==> 11-21 <==
==> flow/design.v (excerpt) <==
module AHBPERIPH(
  input  wire        HCLK,
  input  wire        HRESETn,
  input  wire [31:0] HADDR,
  input  wire [1:0]  HTRANS,
  input  wire        HWRITE,
  input  wire [31:0] HWDATA,
  output wire [31:0] HRDATA,
  output wire        HREADY,
  input  wire        RsRx,
  output wire        RsTx,
  input  wire        capture_event,
  output wire        PWM_OUT,
  input  wire [15:0] GPIOIN,
  output wire [15:0] GPIOOUT,
  output wire [6:0]  seg,
  output wire        dp,
  output wire [3:0]  an,
  output wire        uart_irq,
  output wire        timer_irq,
  output wire        gpio_irq
);
clock: 11.4 ns
lec_check: 0
cap_margin: 35
core_aspect_ratio: 1.86
core_margin: 2
core_utilization: 64
cts_cluster_size: 54
gpl_routability_driven: 0
gpl_timing_driven: 1
slew_margin: 15
tns_end_percent: 65
run.sh (not shown) runs the stock make flow with config.mk's settings and CLKGATE_MAP_FILE=.
==> inputs of 06-02, as changes to 11-21 <==
Settings changed: CAP_MARGIN 35 to 20, CORE_ASPECT_RATIO 1.86 to default, CORE_UTILIZATION 64 to 40, CTS_CLUSTER_SIZE 54 to default, GPL_ROUTABILITY_DRIVEN 0 to default, GPL_TIMING_DRIVEN 1 to default, PLACE_DENSITY from default to 0.6, SETUP_SLACK_MARGIN from default to -0.05, SLEW_MARGIN 15 to 20, TNS_END_PERCENT 65 to default.
==> flow/constraint.sdc (replaced) <==
create_clock -name core_clock -period 7.3 [get_ports {HCLK}]
set_input_delay 1.4600 -clock core_clock [delete_from_list [all_inputs] [get_ports {HCLK}]]
set_output_delay 1.4600 -clock core_clock [all_outputs]
set_load 0.01 [all_outputs]
==> inputs of 10-17, as changes to 11-21 <==
Settings changed: CAP_MARGIN 35 to 20, CELL_PAD_IN_SITES_DETAIL_PLACEMENT from default to 1, CORE_ASPECT_RATIO 1.86 to default, CORE_UTILIZATION 64 to 40, CTS_CLUSTER_SIZE 54 to default, GPL_ROUTABILITY_DRIVEN 0 to default, GPL_TIMING_DRIVEN 1 to default, HOLD_SLACK_MARGIN from default to 0.26, MIN_ROUTING_LAYER from default to met2, PLACE_DENSITY_LB_ADDON from default to 0.0, SETUP_SLACK_MARGIN from default to 1.38, SLEW_MARGIN 15 to 0, TNS_END_PERCENT 65 to 30.
==> flow/constraint.sdc (replaced) <==
create_clock -name core_clock -period 10.0 [get_ports {HCLK}]
set_input_delay 2.0000 -clock core_clock [delete_from_list [all_inputs] [get_ports {HCLK}]]
set_output_delay 2.0000 -clock core_clock [all_outputs]
set_load 0.01 [all_outputs]
==> inputs of 06-16, as changes to 11-21 <==
Settings changed: CAP_MARGIN 35 to 15, CORE_ASPECT_RATIO 1.86 to default, CORE_UTILIZATION 64 to 72, CTS_CLUSTER_DIAMETER from default to 28, CTS_CLUSTER_SIZE 54 to 36, GPL_ROUTABILITY_DRIVEN 0 to default, GPL_TIMING_DRIVEN 1 to default, MAX_ROUTING_LAYER from default to met4, PLACE_DENSITY from default to 0.6, SETUP_SLACK_MARGIN from default to 0.53, SLEW_MARGIN 15 to 20, TNS_END_PERCENT 65 to default.
==> flow/constraint.sdc (replaced) <==
create_clock -name core_clock -period 4.14 [get_ports {HCLK}]
set_input_delay 0.8280 -clock core_clock [delete_from_list [all_inputs] [get_ports {HCLK}]]
set_output_delay 0.8280 -clock core_clock [all_outputs]
set_load 0.01 [all_outputs]
==> results <==
| metric | 06-16 | 11-21 | 10-17 | 06-02 |
|---|---|---|---|---|
| Core area | 0.0419 mm^2 | 0.0472 mm^2 | 0.0756 mm^2 | 0.0756 mm^2 |
| Core utilization of the finished layout | 94.4% | 72.9% | 46.8% | 46.8% |
| Effective utilization at floorplan | 72.7% | 64.5% | 40.2% | 40.2% |
| Max power group | the clock network | sequential cells | sequential cells | sequential cells |
| Outcome | failed layout checks | finished clean | finished clean | finished clean |
| Reasons for failing layout checks | negative setup slack | - | - | - |
| Tap cell count | 539 | 610 | 978 | 978 |
| Overall track demand over capacity in global routing | 50.0% | 32.2% | 34.3% | 20.4% |
| Final GP Congestion | 0.972 | - | 0.845 | 0.833 |
| Final Net Count | 2,735 | 2,522 | 2,536 | 2,525 |
| Final Skew | 0.0379 ns | 0.0204 ns | 0.0273 ns | 0.0183 ns |
| Flop share of the area | 46.3% | 53.1% | 51.7% | 51.7% |
| Portion of total power attributed to combinational logic | 5.7% | 7.2% | 6.8% | 6.4% |
| Logic depth of the worst path, buffers included | 9 | 10 | 9 | 9 |
| Min setup slack post-route | -0.648 ns | 4.97 ns | 3.10 ns | 1.11 ns |
| Worst hold endpoint | - | uAHBTIMER.uprescaler16.counter[0]$_DFF_PN0_ | uAHB7SEGDEC.counter[15]$_DFF_PN0_ | uAHB7SEGDEC.counter[11]$_DFF_PN0_ |

==> run a: inputs <==
AHBPERIPH again, from the RTL that the note above started with.
clock: 4.06 ns
lec_check: 0
cap_margin: 10
core_aspect_ratio: 1.03
core_margin: 2
core_utilization: 72
cts_cluster_diameter: 303
cts_cluster_size: 15
hold_slack_margin: 0.3
max_routing_layer: met4
setup_slack_margin: 1.02
slew_margin: 20
tns_end_percent: 5
==> run b: changes against run a <==
==> flow/config.mk (replaced) <==
export PLATFORM = sky130hd
export DESIGN_NAME = AHBPERIPH
export DESIGN_NICKNAME = AHBPERIPH
export VERILOG_FILES = /design/flow/design.v
export SDC_FILE = /design/flow/constraint.sdc
export NUM_CORES = 4
export LEC_CHECK = 0
export CAP_MARGIN = 20
export CORE_MARGIN = 2
export CORE_UTILIZATION = 40
export PLACE_DENSITY = 0.6
export SLEW_MARGIN = 20
==> flow/constraint.sdc (replaced) <==
create_clock -name core_clock -period 14.7 [get_ports {HCLK}]
set_input_delay 2.9400 -clock core_clock [delete_from_list [all_inputs] [get_ports {HCLK}]]
set_output_delay 2.9400 -clock core_clock [all_outputs]
set_load 0.01 [all_outputs]
==> qor summary <==
| item | run a | run b |
|---|---|---|
| Hold WS | 0.464 ns | 0.458 ns |
| Multi-input gate share of total cell area | 33.7% | 32.4% |
| Starting DRT DRC Count | 2384 | 1844 |
| Vertical extent of the die | 213 um | 280 um |
| Inst Count DP | 2925 | 3317 |
| Number of H-tree branching levels | 2 | 3 |
| Combinational-cell power consumption | 0.00104 W | 0.000283 W |
| Clock slew at reported path FFs | 0.08 ns | 0.06 ns |
| Proportion of final cell area spent on non-clock buffers | 7.66% | 4.66% |
| Average vias per placed instance | 6.91 | 5.74 |
| Floorplan Utilization | 72.9% | 40.2% |
| Most common cell type on the critical path | sky130_fd_sc_hd__mux4_2 | sky130_fd_sc_hd__nand2_1 |
| Post-cts repair resize count | 197 | 0 |
| Fraction of area in clock buffers and inverters | 4.07% | 6.86% |
| CP Buf/Inv Count | 3 | 1 |
| Global-route track usage on met1 | 53.1% | 28.6% |
| Run status | finished clean | finished clean |
| Highest Signal Layer | met4 | met5 |
| Setup fix buffers added after clock tree synthesis | 40 | 0 |
| Delay of the slowest critical-path stage | 0.49 ns | 0.82 ns |
| Global routing usage summed across all routing layers | 39.5% | 20.4% |
| Max FO, Critical Path | 5 | 24 |
Power is estimated from default activity; no workload was simulated.
